// synch_fifo
module synch_fifo #(
    parameter   FIFO_WIDTH = 32,                       
    parameter   FIFO_DEPTH = 16,                       
    parameter   FIFO_PTR = 4                           
) (
    input       clk,                                   
    input       rst_n,                                 
    input       fifo_wren,                             
    input       fifo_rden,                             
    input       [FIFO_WIDTH-1:0] fifo_wrdata,          
    output reg  [FIFO_WIDTH-1:0] fifo_rddata,          
    output      fifo_full,                             
    output      fifo_empty,                            
    output      [FIFO_PTR:0] fifo_room_avail,          
    output      [FIFO_PTR:0] fifo_data_avail           
);
Size in the first run: about 3100 cells after synthesis, about 560 flip-flops, about 80 I/O pins, about 27000 um^2 of cells after synthesis.
clock: 2.75 ns
lec_check: 0
abc_area: 1
cap_margin: 0
core_margin: 2
core_utilization: 72
cts_cluster_size: 10
setup_slack_margin: 0.27
slew_margin: 20
run.sh (not shown) runs the stock make flow with config.mk's settings and CLKGATE_MAP_FILE=.
The baseline completed without violations.
==> next run, changes <==
Settings changed: ABC_AREA 1 to unset, CAP_MARGIN 0 to 20, CORE_UTILIZATION 72 to 19, CTS_CLUSTER_SIZE 10 to unset, SETUP_SLACK_MARGIN 0.27 to unset.
Clock period 2.75 ns to 4.95 ns, I/O delays scaled along.
Outcome: The changed run finished with timing, DRC and antenna clean; first-iteration DRC count came out lower by well over a third; sequential power came out lower by well over a third; area after synthesis came out higher by a few percent; total power came out lower by well over a third; cell area came out higher by a few percent.
==> next run, changes <==
Settings changed: ABC_AREA set to 1, CAP_MARGIN 20 to 0, CORE_UTILIZATION 19 to 72, CTS_CLUSTER_DIAMETER set to 356, CTS_CLUSTER_SIZE set to 98, SETUP_SLACK_MARGIN set to 0.66.
Clock period 4.95 ns to 2.75 ns, I/O delays scaled along.
This time the run never finished: it broke off in global routing.
Synthesized area drops by 2.5%.
Synthesized cell count climbs by 63%.
Die size drops by 74%.
==> next run, changes <==
Settings changed: ABC_AREA 1 to 0, CAP_MARGIN 0 to 20, CORE_UTILIZATION 72 to 68, CTS_CLUSTER_DIAMETER 356 to unset, CTS_CLUSTER_SIZE 98 to unset, SETUP_SLACK_MARGIN 0.66 to 1.87.
Clock period 2.75 ns to 7.16 ns, I/O delays scaled along.
With this change the flow went through all stages and came out clean.
Synthesized area grows by 2.6%.
Die size went up by 8.4%.
Synthesized cell count decreases by 39%.
==> next run, changes <==
Settings changed: ABC_AREA 0 to unset, CAP_MARGIN 20 to 5, CORE_UTILIZATION 68 to 72, CTS_CLUSTER_DIAMETER set to 96, CTS_CLUSTER_SIZE set to 15, HOLD_SLACK_MARGIN set to -0.09, SETUP_SLACK_MARGIN 1.87 to 0.42.
Clock period 7.16 ns to 2.76 ns, I/O delays scaled along.
Count of clock-buffer cells in the layout is lower by 20.
Power goes up to 2.8 times its value.
Final cell count rose by 3.8%.
Hold slack degrades by 190 ps.

* * *

## north
synch_fifo again, from the RTL that the note above started with.
make LEC_CHECK=0 CAP_MARGIN=20 CORE_MARGIN=2 CORE_UTILIZATION=68 SETUP_SLACK_MARGIN=1.87 SLEW_MARGIN=20 finish   # period 6.48 ns
--- input diff north..south ---
Settings: changing CAP_MARGIN from 20 to 35; changing CORE_UTILIZATION from 68 to 40; changing SETUP_SLACK_MARGIN from 1.87 to 0.03; setting GPL_ROUTABILITY_DRIVEN to 0 for the first time; changing the clock period (ns, I/O delays scaled along) from 6.48 to 3.7.
Findings:
- Comparing south and north, the higher leakage power total was measured on south.
- Diff south..north | worst hold slack | negligible
- [compare] base=north new=south: power drawn by the sequential cells went up by 74%, instance area at placement went up by 3.7%, headroom to the max-slew limit went up by 12 points, fraction of met3 tracks used by global routing went down by 4.2 points, total power went up by about 80%.
- south ends up with a number of ordinary and repair buffers in the finished layout that is 52 higher than in north.
- Looking at critical path startpoint, the rd_ptr[1] result is from south; the fifo_wren one comes from north.
For east, these inputs were changed with respect to south:
Settings: setting CTS_CLUSTER_SIZE to 15 for the first time; removing GPL_ROUTABILITY_DRIVEN (formerly 0); changing SETUP_SLACK_MARGIN from 0.03 to 0.67; changing CAP_MARGIN from 35 to 20; setting ABC_AREA to 1 for the first time; setting CTS_CLUSTER_DIAMETER to 200 for the first time; setting PLACE_DENSITY to 0.42 for the first time; changing CORE_UTILIZATION from 40 to 72; changing the clock period (ns, I/O delays scaled along) from 3.7 to 2.75.
Results
The flow ended early for east: it failed with a tool error in global routing.
Area after synthesis on east is ahead of south.
Fraction of registers with async set or reset after synthesis came out exactly the same in south and east.
Chip area estimate from yosys synthesis (lower): east
Between south and east, the flow reports total clock buffers created by CTS decreasing by more than a quarter.
Changes in west relative to east:
Settings: PLACE_DENSITY no longer set, was 0.42; CORE_UTILIZATION now 40, was 72; CTS_CLUSTER_SIZE no longer set, was 15; SETUP_SLACK_MARGIN no longer set, was 0.67; CTS_CLUSTER_DIAMETER no longer set, was 200; ABC_AREA no longer set, was 1; the clock period (ns, I/O delays scaled along) now 4.95, was 2.75.
Results
Every stage of the flow completed for west, and the final layout passed the timing, DRC and antenna checks.
For number of synthesized flops with an enable pin, west and east come out practically identical.
Compared to east, west has number of cells upsized or downsized after cts 181 lower.
Number of instances in the synthesized netlist (west vs. east) decreases by more than a quarter
NOTE average footprint of a synthesized cell east->west increased by more than half
Reported for east and west, total of hold buffers inserted after clock tree synthesis turned out identical to the last digit.
[compare] base=east new=west: net count entering floorplan decreased by 38% relative to the old numbers, multiplexer fraction of the synthesized cell area now larger.

* * *

run A:
The RTL this note starts from:
==> flow/design.v <==
`timescale 1ns / 1ps
module synch_fifo #(
    parameter   FIFO_WIDTH = 32,                       
    parameter   FIFO_DEPTH = 16,                       
    parameter   FIFO_PTR = 4                           
) (
    input       clk,                                   
    input       rst_n,                                 
    input       fifo_wren,                             
    input       fifo_rden,                             
    input       [FIFO_WIDTH-1:0] fifo_wrdata,          
    output reg  [FIFO_WIDTH-1:0] fifo_rddata,          
    output      fifo_full,                             
    output      fifo_empty,                            
    output      [FIFO_PTR:0] fifo_room_avail,          
    output      [FIFO_PTR:0] fifo_data_avail           
);
reg [FIFO_WIDTH-1:0] mem [0:FIFO_DEPTH-1];       
reg [FIFO_PTR-1:0] wr_ptr, rd_ptr;               
reg [FIFO_PTR:0] count;                          
assign fifo_data_avail = count;
assign fifo_full = (count == FIFO_DEPTH - 1);        
assign fifo_empty = (count == 0);                
assign fifo_room_avail = FIFO_DEPTH - count;
always @(posedge clk or negedge rst_n) begin
    if (!rst_n) begin
        wr_ptr <= 0;
        rd_ptr <= 0;
        count <= 0;
    end else begin
        if (fifo_wren && !fifo_full && !fifo_rden) begin
            mem[wr_ptr] <= fifo_wrdata;
            wr_ptr <= (wr_ptr + 1) % FIFO_DEPTH;
            count <= count + 1;
        end
        if (fifo_rden && !fifo_wren && !fifo_empty) begin
            fifo_rddata <= mem[rd_ptr];
            rd_ptr <= (rd_ptr + 1) % FIFO_DEPTH;
            count <= count - 1;
        end
        if (fifo_wren && fifo_rden && !fifo_full) begin
            if (fifo_empty)
                fifo_rddata <= fifo_wrdata;
            else begin
                mem[wr_ptr] <= fifo_wrdata;
                fifo_rddata <= mem[rd_ptr];
                wr_ptr <= wr_ptr + 1;
                rd_ptr <= rd_ptr + 1;
            end
        end
    end
end
endmodule
clock: 3.7 ns
lec_check: 0
cap_margin: 25
cell_pad_in_sites_global_placement: 2
core_margin: 2
core_utilization: 40
cts_cluster_diameter: 266
gpl_routability_driven: 0
gpl_timing_driven: 0
hold_slack_margin: 0.24
min_routing_layer: met2
place_density_lb_addon: 0.15
slew_margin: 20
tns_end_percent: 60
The final report for run A shows a completed flow and a layout that fails verification, specifically negative setup slack.
## Diff of input files: run B against run A
Settings: a deleted GPL_TIMING_DRIVEN that had been 0; a deleted CTS_CLUSTER_DIAMETER that had been 266; a deleted CELL_PAD_IN_SITES_GLOBAL_PLACEMENT that had been 2; a deleted GPL_ROUTABILITY_DRIVEN that had been 0; a deleted HOLD_SLACK_MARGIN that had been 0.24; a deleted PLACE_DENSITY_LB_ADDON that had been 0.15; a deleted MIN_ROUTING_LAYER that had been met2; a change of CAP_MARGIN from 25 to 20; a deleted TNS_END_PERCENT that had been 60; a change of the clock period (ns, I/O delays scaled along) from 3.7 to 10.0.
Findings:
Diff run A -> run B: number of detailed-routing iterations run before antenna repair fell by 9; internal power consumption decreased 10 mW; power in sequential cells -62%; number of inserted diodes has decreased; worst-case setup margin in the final layout went up.
Comparing run A and run B, the higher non-clock buffer count is on run A.
Looking at launch point of the critical path, the rd_ptr[3] result is from run A; the fifo_wren one comes from run B.
For run B, the master of the slowest instance on the critical path was sky130_fd_sc_hd__nand4_4, unlike run A, where it was sky130_fd_sc_hd__buf_2.
Diff run A -> run B: leakage power figure went down about 7%; total power went down about 70%; final cell area excluding filler cells went down 4.2%.
Looking only at sequential share of layout area, and setting everything else aside, the higher value of run A and run B goes to run B.
Post-synthesis to final-layout area growth, run A and run B: smaller value in run B
Run B: full flow OK, the timing, DRC and antenna checks passed
Relative to run B, the following input files were edited for run C:
Settings: a change of CAP_MARGIN from 20 to 0; an added CTS_CLUSTER_SIZE of 10; a change of CORE_UTILIZATION from 40 to 72; an added SETUP_SLACK_MARGIN of 0.65; an added PLACE_DENSITY of 0.41; an added ABC_AREA of 1; a change of the clock period (ns, I/O delays scaled along) from 10.0 to 2.75.
Notes after the runs:
Changes observed in run C relative to run B: adder-cell area share of the yosys netlist ~0 delta; post-synthesis share of cell area spent on xor and xnor gates held; number of unique standard cell types used by synthesis down about 60%; cell row count went down 26. Run C: it failed during global routing (5_1_grt), and the tool reported ODB-0269. Run C vs run B: synthesized area down. Run C does worse than run B on worst slack at placement. Total placed cells including tap cells: run C vs run B up 817. Run C vs. run B: overall die area went down by about 45%. Compared with run B, synthesized instance count in run C increased by more than half.

* * *

RTL: the design.v shown in full above, as it stands there.
==> flow/config.mk <==
export PLATFORM = sky130hd
export DESIGN_NAME = synch_fifo
export DESIGN_NICKNAME = synch_fifo
export VERILOG_FILES = /design/flow/design.v
export SDC_FILE = /design/flow/constraint.sdc
export NUM_CORES = 4
export LEC_CHECK = 0
export ABC_AREA = 1
export CAP_MARGIN = 20
export CORE_MARGIN = 2
export CORE_UTILIZATION = 68
export SLEW_MARGIN = 20
==> flow/constraint.sdc <==
create_clock -name core_clock -period 7.16 [get_ports {clk}]
set_input_delay 1.4320 -clock core_clock [delete_from_list [all_inputs] [get_ports {clk}]]
set_output_delay 1.4320 -clock core_clock [all_outputs]
set_load 0.01 [all_outputs]
Next try:
- CORE_UTILIZATION: 68 -> 72
- CTS_CLUSTER_DIAMETER: unset -> 199
- CTS_CLUSTER_SIZE: unset -> 14
- PLACE_DENSITY_LB_ADDON: unset -> 0.14
- SETUP_SLACK_MARGIN: unset -> 0.38
- SLEW_MARGIN: 20 -> 40
- clock period: 7.16 -> 2.75 ns (I/O delays scaled with it)
Core utilization rose by 7.8 points.
Via count rose by 9.1%.
Flip-flop count is unchanged.
Sequential share of layout area fell by 2.2 points.
Hold slack loses 0.23 ns.
Area after synthesis stays the same.
Global-route usage rose by 4.5 points.
Next try:
- ABC_AREA: 1 -> unset
- CTS_CLUSTER_DIAMETER: 199 -> 27
- CTS_CLUSTER_SIZE: 14 -> 15
- HOLD_SLACK_MARGIN: unset -> -0.09
- PLACE_DENSITY: unset -> 0.37
- PLACE_DENSITY_LB_ADDON: 0.14 -> unset
- SETUP_SLACK_MARGIN: 0.38 -> 0.42
- SLEW_MARGIN: 40 -> 20
After rerunning:
- With this change the flow did not get past global routing (5_1_grt) on DPL-0033
- area after synthesis is higher by 2.6%
- synthesized cell count is lower by 39%
- die size is higher by about 2.5%
Power is estimated from default activity; no workload was simulated.
